==> v21 <==
==> flow/design.v <==
`timescale 1ns / 1ps
`default_nettype none
module Debounce(
    input wire btn, 
    input wire clk, 
    output reg led
    );
    reg [15:0] counter;  
    wire TC;  
    always @(posedge clk) begin
        if(~btn) begin
            counter <= 0;  
        end
        else begin
            counter <= counter + 1; 
        end
    end
    assign TC = (counter == 65534);  
    always @(posedge clk) begin
        if(~btn) begin
            led <= 0;  
        end
        else if (TC) begin
            led <= 1;  
        end
        else
            led <= led;  
    end
endmodule
`timescale 1ns / 1ps
module edge_generator(input wire clk, input wire rst, input wire signal, output reg out);  
    reg sig_p; 
    always @(posedge clk) begin
        if(rst == 1) begin
            out <= 0;
            sig_p <= 0;
        end else 
        begin
            if((sig_p != signal) && (signal)) begin
                out <= 1; 
            end 
            else out <= 0; 
            sig_p <= signal;
        end
    end
endmodule
`default_nettype none
`timescale 1ns / 1ps
module cla_adder(input wire [3:0] A, input wire [3:0] B, input wire CI, output wire CO, output wire [3:0] SUM);
    wire [3:0] propegated, generated;
    wire [3:0] carries;
    assign carries[0] = CI;
    assign propegated = A ^ B; 
    assign generated = A & B;
    assign carries[1] = generated[0] | (propegated[0] & carries[0]);
    assign carries[2] = generated[1] | (propegated[1] & carries[1]);
    assign carries[3] = generated[2] | (propegated[2] & carries[2]);
    assign CO = generated[3] | (propegated[3] & carries[3]);
    genvar i;
    generate 
        for (i = 0; i < 4; i = i + 1) begin
            FA a(.A(A[i]), .B(B[i]), .CI(carries[i]), .SUM(SUM[i]));
        end
    endgenerate
endmodule 
module FA(input wire A, input wire B, input wire CI, output wire CO, output wire SUM);
    assign CO = (A & B) | (CI & (A ^ B)); 
    assign SUM = A ^ B ^ CI; 
endmodule
`timescale 1ns / 1ps
`default_nettype none
module combo_mult(input wire [3:0] a, input wire [3:0] b, output wire [7:0] res);
    wire [7:0] m [3:0];
    genvar i; 
    generate 
        for(i = 0; i < 4; i = i + 1) begin
            assign m[i] = (a[i] != 0) ? ({{4'b0}, b} << i) : 8'b0;
        end
    endgenerate
    assign res = m[0] + m[1] + m[2] + m[3];
endmodule
`timescale 1ns / 1ps
`default_nettype none
module Calculator(
    input wire [3:0] a, 
    input wire [3:0] b,
    input wire [2:0] op,
    output reg [7:0] out
);
    parameter AND = 3'b000;
    parameter OR = 3'b001;
    parameter NOT = 3'b010;
    parameter XOR = 3'b011;
    parameter ADD = 3'b100;
    parameter SUB = 3'b101;
    parameter MULT = 3'b110;
    parameter DIV = 3'b111; 
    wire adder_co;
    wire [3:0] SUM;
    wire [7:0] PRODUCT;
    wire [3:0] B_adder;
    wire CI;
    assign B_adder = (op == ADD) ? b : 
                     (op == SUB) ? ~b :
                     0; 
    assign CI = (op == SUB) ? 1 : 0; 
    cla_adder ADDER(.A(a),.B(B_adder), .CI(CI), .CO(adder_co), .SUM(SUM));
    combo_mult MULTI(.a(a), .b(b), .res(PRODUCT));
    always @(*) begin
        case(op)
            AND: begin
                out <= {{4{1'b0}}, a&b};
            end
            OR: begin
                out <= {{4{1'b0}}, a|b};
            end
            NOT: begin
                out <= {{4{1'b1}}, ~a};
            end
            XOR: begin
                out <= {{4{1'b0}}, a ^ b};
            end
            ADD: begin
                out <= {{3{1'b0}}, adder_co, SUM};
            end
            SUB: begin
                if (a < b) begin
                    out <= {{4{1'b1}}, SUM};
                end
                else out <= {{4{1'b0}}, SUM};
            end
            MULT: begin
                out <= PRODUCT;
            end
            DIV: begin
                out <= (b == 4'd0) ? 8'hFF : a/b;
            end
        endcase
   end
endmodule 
`timescale 1ns / 1ps
module val_bcd(
    input wire clk,  
    input wire reset, 
    input wire en, 
    input wire [11:0] count, 
    output reg [15:0] BCD,
    output reg rdy
    );
    parameter IDLE = 0; 
    parameter SHIFT = 1;
    parameter ADD = 2;
    reg [11:0] count_p;  
    reg [3:0] shift_idx;  
    reg [1:0] state;  
    reg [15:0] BCD_temp;  
    always @(posedge clk or posedge reset) begin
        if(reset) begin
            BCD <= 0;
            rdy <= 0; 
            shift_idx <= 0; 
            count_p <= 0; 
            state <= IDLE;
        end
        else begin
            case(state)
                IDLE : begin  
                    if(en) begin  
                        BCD <= 0;  
                        count_p <= count;  
                        shift_idx <= 0;  
                        state <= SHIFT;  
                    end 
                    else state <= IDLE;  
                    rdy <= 0;  
                end
                SHIFT : begin  
                    BCD <= {BCD[14:0], count_p[11 - shift_idx]};  
                    shift_idx <= shift_idx + 1;  
                    state <= ADD;  
                    rdy <= 0;  
                end
                ADD : begin  
                    if(shift_idx == 12) begin
                        rdy <= 1;     
                        state <= IDLE;   
                    end
                    else begin  
                        BCD <= {(BCD[15:12] >= 5) ? BCD[15:12] + 4'd3 : BCD[15:12], 
                            (BCD[11:8] >= 5) ? BCD[11:8] + 4'd3 : BCD[11:8],
                            (BCD[7:4] >= 5) ? BCD[7:4] + 4'd3 : BCD[7:4],
                            (BCD[3:0] >= 5) ? BCD[3:0] + 4'd3 : BCD[3:0]}; 
                        state <= SHIFT;  
                        rdy <= 0;  
                    end
                end
            endcase             
        end
    end
endmodule
`timescale 1ns / 1ps
`default_nettype none
module bcd_seg(
    input wire [3:0] BCD, 
    output reg [7:0] s
);
    always @(*) begin
        case(BCD)
            0: s = 8'b0000_0011; 
            1: s = 8'b1001_1111;
            2: s = 8'b0010_0101;
            3: s = 8'b0000_1101;
            4: s = 8'b1001_1001;
            5: s = 8'b0100_1001;
            6: s = 8'b0100_0001;
            7: s = 8'b0001_1111;
            8: s = 8'b0000_0001;
            9: s = 8'b0000_1001;
            10: s = 8'b1111_1101; 
            default s = 8'b1111_1111;
        endcase
end
endmodule
`timescale 1ns / 1ps
`default_nettype none
module op_seg(
    input wire [2:0] OP, 
    output reg [31:0] s
);
    always @(*) begin
        case(OP)
            0: s = 32'b1111_1111_0001_0001_1101_0101_1000_0101;  
            1: s = 32'b1111_1111_1111_1111_0000_0011_1111_0101;  
            2: s = 32'b1111_1111_1101_0101_1100_0101_1110_0001;  
            3: s = 32'b1111_1111_1001_0001_0000_0011_1111_0101;  
            4: s = 32'b1111_1111_0001_0001_1000_0101_1000_0101;  
            5: s = 32'b1111_1111_0100_1001_1100_0111_1100_0001;  
            6: s = 32'b0011_0011_0001_1011_1110_0011_1110_0001;  
            7: s = 32'b1111_1111_1000_0101_1001_1111_1000_0011;  
            default s = 32'b1111_1111_1111_1111_1111_1111_1111_1111;
        endcase
    end
endmodule
`timescale 1ns / 1ps
`default_nettype none
module Multi_Driver(
    input wire clk, 
    input wire rst, 
    input wire [31:0] segValues,
    output reg [3:0] an,
    output reg [7:0] seg
    );
    parameter DELAY = 4095; 
    reg [11:0] count;  
    always @(posedge clk) begin
        if(count < (DELAY / 4)) begin
            an <= 4'b1110;
            seg <= segValues[7:0];
        end
        else if (count < (DELAY / 2)) begin
            an <= 4'b1101;
            seg <= segValues[15:8];
        end
        else if (count < ((3 * DELAY) / 4)) begin
            an <= 4'b1011;
            seg <= segValues[23:16];
        end
        else begin
            an <= 4'b0111;
            seg <= segValues[31:24];
        end
        if (rst) count <= 0;
        else count <= count + 1; 
    end
endmodule
`timescale 1ns / 1ps
`default_nettype none
module Calculator_top(
    input wire [3:0] a, 
    input wire [3:0] b,
    input wire clk, 
    input wire rst, 
    input wire enter, 
    input wire back,
    input wire up, 
    input wire down,
    output wire [3:0] an, 
    output wire [7:0] seg,
    output reg bin_ind
);
    reg [2:0] op; 
    wire [7:0] calculator_result;  
    reg [31:0] display_value;  
    reg convert_value_enable;  
    wire up_d; wire down_d; wire enter_d; wire back_d; wire rst_d;  
    Debounce dd(.btn(down), .clk(clk), .led(down_d));
    Debounce ud(.btn(up), .clk(clk), .led(up_d));
    Debounce ed(.btn(enter), .clk(clk), .led(enter_d));
    Debounce bd(.btn(back), .clk(clk), .led(back_d));
    Debounce rd(.btn(rst), .clk(clk), .led(rst_d)); 
    Calculator calc(.a(a), .b(b), .op(op), .out(calculator_result));
    wire [15:0] BCD_result; 
    reg [11:0] value_to_convert; 
    wire bcd_val_rdy; 
    val_bcd VAL(.clk(clk), .reset(rst_d), .en(convert_value_enable), .count(value_to_convert), .rdy(bcd_val_rdy), .BCD(BCD_result));
    wire [31:0] BCD_seg;
    reg [31:0] BCD_seg_buffer;
    bcd_seg A(.BCD(BCD_result[15:12]),.s(BCD_seg[31:24]));
    bcd_seg B(.BCD(BCD_result[11:8]),.s(BCD_seg[23:16]));
    bcd_seg C(.BCD(BCD_result[7:4]),.s(BCD_seg[15:8]));
    bcd_seg D(.BCD(BCD_result[3:0]),.s(BCD_seg[7:0]));
    wire [31:0] op_seg;
    op_seg OPS(.OP(op), .s(op_seg)); 
    parameter DISP_ZEROS = 32'b0000_0011_0000_0011_0000_0011_0000_0011;
    Multi_Driver md(.segValues(display_value), .clk(clk), .rst(rst_d), .an(an), .seg(seg));
    parameter IDLE = 0;  
    parameter VALUE_SET = 1;
    parameter CONV = 2;  
    parameter RES = 3;  
    parameter OP = 4;  
    reg [1:0] result_neg; 
    reg [2:0] cs;  
    reg [2:0] ns;  
    always @(posedge clk) begin
        if(op < 4) begin  
            value_to_convert <= (1000 * calculator_result[3]) + (100 * calculator_result[2]) + (10 * calculator_result[1]) + (calculator_result[0]);
        end 
        else if(op == 5) begin  
             if(calculator_result[7]) begin  
                 result_neg[0] <= 1; 
                 value_to_convert <= {{8{1'b0}}, ((~calculator_result) + 1) & 4'b1111};  
                 if((((~calculator_result) + 1) & 4'b1111) >= 10) result_neg[1] <= 1;
                 else result_neg[1] <= 0; 
             end
             else value_to_convert <= {{4{1'b0}}, calculator_result}; 
        end 
        else begin
            value_to_convert <= {{4{1'b0}}, calculator_result}; 
        end
        if(rst_d == 1) begin
            op <= 0; 
            convert_value_enable <= 0; 
            ns <= IDLE;
            result_neg <= 0;
            display_value <= DISP_ZEROS;
        end
        else begin
            case (cs)
                IDLE: begin
                    display_value <= DISP_ZEROS; 
                    op <= 0;
                    if(ENTER) begin
                        ns <= CONV;
                    end
                    else if (UP | DOWN) begin
                        ns <= OP;
                        op <= 0; 
                    end
                end
                CONV: begin
                    if(op >= 5) begin
                        bin_ind <= 0; 
                    end else begin
                        bin_ind <= 1; 
                    end
                    display_value <= op_seg; 
                    convert_value_enable <= 1; 
                    if(bcd_val_rdy) begin
                        ns <= RES;
                        convert_value_enable <= 0;
                        if(result_neg[0]) begin  
                            if(result_neg[1]) begin
                                BCD_seg_buffer <= {16'b1111_1111_1111_1101, BCD_seg[15:0]};  
                            end else begin
                                BCD_seg_buffer <= {24'b1111_1111_1111_1111_1111_1101, BCD_seg[7:0]};  
                            end
                            result_neg <= 2'b0; 
                        end else begin
                            BCD_seg_buffer <= BCD_seg;
                        end
                    end
                    else ns <= CONV; 
                end
                RES: begin
                    result_neg <= 2'b0;
                    display_value <= BCD_seg_buffer; 
                    if (BACK) begin
                        ns <= IDLE;
                    end
                    else if (ENTER) begin
                        ns <= CONV;
                    end
                    else if (UP | DOWN) begin
                        ns <= OP;
                        op <= 0;
                    end
                    else ns <= RES;
                end
                OP: begin
                    result_neg <= 2'b0;
                    display_value <= op_seg; 
                    if (ENTER) begin
                        ns <= CONV;
                    end
                    else if(BACK) begin
                        ns <= RES;
                    end else begin
                        ns <= OP; 
                    end
                    if(UP) begin
                        op <= op + 1;
                    end
                    else if(DOWN) begin
                        op <= op - 1;
                    end
                end
            endcase 
        end
    end
    wire DOWN; wire UP; wire BACK; wire ENTER;
    edge_generator de(.clk(clk), .rst(rst_d), .signal(down_d), .out(DOWN));
    edge_generator ue(.clk(clk), .rst(rst_d), .signal(back_d), .out(BACK));
    edge_generator be(.clk(clk), .rst(rst_d), .signal(up_d), .out(UP));
    edge_generator ee(.clk(clk), .rst(rst_d), .signal(enter_d), .out(ENTER));
    always @(negedge clk) begin
        if(rst_d) begin
            cs <= IDLE; 
        end
        else begin
            cs <= ns; 
        end
    end
endmodule
==> flow/run.sh <==
#!/bin/bash
# the make line also repeats each setting of config.mk as NAME=value (left out here)
make -C /OpenROAD-flow-scripts/flow DESIGN_CONFIG=/design/flow/config.mk WORK_HOME=/design/flow/orfs CLKGATE_MAP_FILE= finish
==> flow/config.mk <==
export PLATFORM = sky130hd
export DESIGN_NAME = Calculator_top
export DESIGN_NICKNAME = Calculator_top
export VERILOG_FILES = /design/flow/design.v
export SDC_FILE = /design/flow/constraint.sdc
export NUM_CORES = 4
export LEC_CHECK = 0
export CAP_MARGIN = 20
export CELL_PAD_IN_SITES_DETAIL_PLACEMENT = 1
export CELL_PAD_IN_SITES_GLOBAL_PLACEMENT = 0
export CORE_MARGIN = 2
export CORE_UTILIZATION = 42
export GPL_TIMING_DRIVEN = 1
export MIN_ROUTING_LAYER = met2
export PLACE_DENSITY = 0.72
export SLEW_MARGIN = 40
==> flow/constraint.sdc <==
create_clock -name core_clock -period 14.4 [get_ports {clk}]
set_input_delay 2.8800 -clock core_clock [delete_from_list [all_inputs] [get_ports {clk}]]
set_output_delay 2.8800 -clock core_clock [all_outputs]
set_load 0.01 [all_outputs]
==> inputs of v28, as changes to v21 <==
Settings changed: CELL_PAD_IN_SITES_DETAIL_PLACEMENT 1 to default, CELL_PAD_IN_SITES_GLOBAL_PLACEMENT 0 to 3, CORE_MARGIN 2 to 6, CORE_UTILIZATION 42 to 40, GPL_TIMING_DRIVEN 1 to default, MAX_ROUTING_LAYER from default to met4, MIN_ROUTING_LAYER met2 to default, PLACE_DENSITY 0.72 to default, SLEW_MARGIN 40 to 5.
==> flow/constraint.sdc (replaced) <==
create_clock -name core_clock -period 19.4 [get_ports {clk}]
set_input_delay 3.8800 -clock core_clock [delete_from_list [all_inputs] [get_ports {clk}]]
set_output_delay 3.8800 -clock core_clock [all_outputs]
set_load 0.01 [all_outputs]
==> notes <==
- v21 finished clean. v28 completed with no timing, DRC or antenna violations.
- In synthesized cell count, v28 and v21 do not differ.
- Clock power: v21 is larger than v28 (about 50%).
- In v21 the critical path depth is higher than in v28, by 1.
- Of v21 and v28, v21 has the higher sequential power (gap 35%, measured against v28).
- In v28 the via count is lower than in v21, by 34%.
- Between v28 and v21, the lower final cell count is in v21 (gap 2.1%, measured against v21).
- In synthesized area, v21 and v28 do not differ.
- In v21 the clock skew is higher than in v28, by 59 ps.
==> figures <==
	v28	v21
Endpoint of the most critical register-to-register path	op_seg[22]	op_seg[17]
Met3 WL	1.03 mm	13.4 mm
Launching point of the worst reg2reg path	cs[0]	cs[1]
Top pwr grp	registers	the clock network
Status	timing/DRC/antenna clean	timing/DRC/antenna clean
Cell count along the critical path	46	47
Grt met2 use	0.282	0.443
Total internal power	0.000882 W	0.00123 W
Maximum number of pins on one net before global-route repair	52	56
Number of clock buffers in the layout	47	37
Number of buffers and inverters on the critical path	3	4
Fraction of power consumed by sequential logic	0.459	0.435
Instance area after placement	14100 µm²	14000 µm²
Post-Place Cells	1926	1885
Share of the final layout cell area in multi-input gates	0.501	0.501
Filler cell count	3222	3595
Clk power	0.000498 W	0.000746 W
Power and IR drop assume default switching activity.
